==> 06-10: inputs <==
==> flow/design.v <==
module alu_top (
    input             clk,
    input      [15:0] a,
    input      [15:0] b,
    input      [2:0]  opcode,
    input      [1:0]  mode,
    output reg [31:0] result,
    output reg        eq
);
    reg [15:0] a_q;
    reg [15:0] b_q;
    reg [2:0]  opcode_q;
    reg [1:0]  mode_q;
    wire [31:0] alu_out;
    wire        alu_eq;
    ALU u_alu (.a(a_q), .b(b_q), .opcode(opcode_q), .mode(mode_q),
               .outALU(alu_out), .eq(alu_eq));
    always @(posedge clk) begin
        a_q      <= a;
        b_q      <= b;
        opcode_q <= opcode;
        mode_q   <= mode;
        result   <= alu_out;
        eq       <= alu_eq;
    end
endmodule

`timescale 1ns / 1ps
module logic_unit(a,b,opcode,outlu,eq);
input [15:0] a;
input [15:0] b;
input [2:0] opcode;
output [31:0] outlu;
output eq;
reg [31:0] outlu;
reg eq;
always@(a,b,opcode)
begin
	case(opcode)
	3'b000: outlu = {16'h0000, (a & b)};
	3'b001: outlu = {16'h0000, (a | b)};
	3'b010: outlu = {16'h0000, (a ^ b)};
	3'b011: outlu = {16'h0000, (~ a)};	
	default outlu = 32'h00000000;
	endcase
end
always@(a,b)
begin
	if( a == b) begin
	eq = 1;
	end
	else begin
	eq = 0;
	end
end
endmodule
`timescale 1ns / 1ps
module arith(a,b,opcode,outau);
input [15:0] a;
input [15:0] b;
input [2:0] opcode;
output [31:0] outau;
reg [31:0] outau;
always@(a,b,opcode)
begin
	case(opcode)
	3'b000: outau = {16'h0000, a + b};
	3'b001: outau = a * b;
	3'b010: if (a > b) begin
		outau = a - b;
		end
		else begin
		outau = b - a;
		end
	3'b011: if (a > b) begin
		outau = (b == 16'h0000) ? 32'hFFFFFFFF : a / b;
		end
		else begin
		outau = (a == 16'h0000) ? 32'hFFFFFFFF : b / a;
		end
	3'b100: outau = a + 1;
	3'b101: outau = a - 1;
	default outau = 32'h00000000;
	endcase
end
endmodule
`timescale 1ns / 1ps
module crypto(a,opcode,outcu);
input [15:0] a;
input [2:0] opcode;
output reg [31:0] outcu;
integer i;
always@(a,opcode)
begin
	outcu = 32'h00000000;
	case(opcode)
    3'b000: outcu = (a>>1) ^ a;
    3'b001: begin
        for (i=0; i<16; i=i+1) begin
        outcu[i] = ^(a>>i);  
    end
    end
	default outcu = 32'h00000000;
	endcase
end   
endmodule
`timescale 1ns / 1ps
module ALU( a, b, opcode, mode, outALU, eq);
input [15:0] a;
input [15:0] b;
input [2:0] opcode;
input [1:0] mode;
output [31:0] outALU;
output  eq;
reg [31:0] outALU;
reg eq;
wire [31:0] outau;
wire [31:0] outlu;
wire [31:0] outcu;
wire teq;
arith a1 (.a(a), .b(b), .opcode(opcode), .outau(outau));
logic_unit l1 (.a(a), .b(b), .opcode(opcode), .outlu(outlu), .eq(teq));
crypto d1 (.a(a),.opcode(opcode), .outcu(outcu));
always@(*)
begin
	if(mode == 2'b00) begin
	outALU = outlu;
	end
	else if (mode == 2'b01) begin
	outALU = outau;
	end
	else if (mode == 2'b10) begin
	outALU = outcu;
	end
	else begin
	outALU = 32'h00000000;
	end
	eq = teq;
end
endmodule
==> flow/run.sh <==
#!/bin/bash
# the make line also repeats each setting of config.mk as NAME=value (left out here)
make -C /OpenROAD-flow-scripts/flow DESIGN_CONFIG=/design/flow/config.mk WORK_HOME=/design/flow/orfs CLKGATE_MAP_FILE= finish
==> flow/config.mk <==
export PLATFORM = sky130hd
export DESIGN_NAME = alu_top
export DESIGN_NICKNAME = alu_top
export VERILOG_FILES = /design/flow/design.v
export SDC_FILE = /design/flow/constraint.sdc
export NUM_CORES = 4
export LEC_CHECK = 0
export ABC_AREA = 1
export CAP_MARGIN = 20
export CORE_MARGIN = 6
export CORE_UTILIZATION = 61
export CTS_CLUSTER_DIAMETER = 333
export CTS_CLUSTER_SIZE = 100
export PLACE_DENSITY = 0.75
export SETUP_SLACK_MARGIN = -2.0
export SLEW_MARGIN = 20
export TNS_END_PERCENT = 20
==> flow/constraint.sdc <==
create_clock -name core_clock -period 90.0 [get_ports {clk}]
set_input_delay 18.0000 -clock core_clock [delete_from_list [all_inputs] [get_ports {clk}]]
set_output_delay 18.0000 -clock core_clock [all_outputs]
set_load 0.01 [all_outputs]
==> 09-18 (differences from 06-10) <==
- CELL_PAD_IN_SITES_DETAIL_PLACEMENT: default -> 2
- CELL_PAD_IN_SITES_GLOBAL_PLACEMENT: default -> 2
- CORE_ASPECT_RATIO: default -> 1.76
- CORE_MARGIN: 6 -> 5
- CORE_UTILIZATION: 61 -> 31
- CTS_CLUSTER_DIAMETER: 333 -> default
- CTS_CLUSTER_SIZE: 100 -> 42
- GPL_ROUTABILITY_DRIVEN: default -> 0
- PLACE_DENSITY: 0.75 -> 0.81
- SETUP_SLACK_MARGIN: -2.0 -> default
- SLEW_MARGIN: 20 -> 0
- TNS_END_PERCENT: 20 -> default
==> 05-22 (differences from 06-10) <==
- CORE_MARGIN: 6 -> 2
- CORE_UTILIZATION: 61 -> 72
- CTS_CLUSTER_DIAMETER: 333 -> 397
- CTS_CLUSTER_SIZE: 100 -> 99
- PLACE_DENSITY: 0.75 -> default
- SETUP_SLACK_MARGIN: -2.0 -> default
- TNS_END_PERCENT: 20 -> default
==> flow/constraint.sdc (replaced) <==
create_clock -name core_clock -period 54.7 [get_ports {clk}]
set_input_delay 10.9400 -clock core_clock [delete_from_list [all_inputs] [get_ports {clk}]]
set_output_delay 10.9400 -clock core_clock [all_outputs]
set_load 0.01 [all_outputs]
==> 02-24 (differences from 06-10) <==
- CELL_PAD_IN_SITES_DETAIL_PLACEMENT: default -> 2
- CELL_PAD_IN_SITES_GLOBAL_PLACEMENT: default -> 2
- CORE_MARGIN: 6 -> 5
- CORE_UTILIZATION: 61 -> 40
- CTS_CLUSTER_DIAMETER: 333 -> default
- CTS_CLUSTER_SIZE: 100 -> default
- PLACE_DENSITY: 0.75 -> default
- SETUP_SLACK_MARGIN: -2.0 -> default
- TNS_END_PERCENT: 20 -> default
==> notes <==
Sequential cell count is the same in 02-24 and 06-10.
Between 06-10 and 02-24, the lower die size is in 06-10 (gap about 32%, measured against 02-24).
02-24 finished with timing, DRC and antenna clean. 06-10 produced a clean layout. 05-22 ended with an error in 3_5_place_dp. 09-18 ran to the end with violations: max-capacitance violations, max-slew violations.
Setup slack: 06-10 is better than 09-18 (2.1 ns).
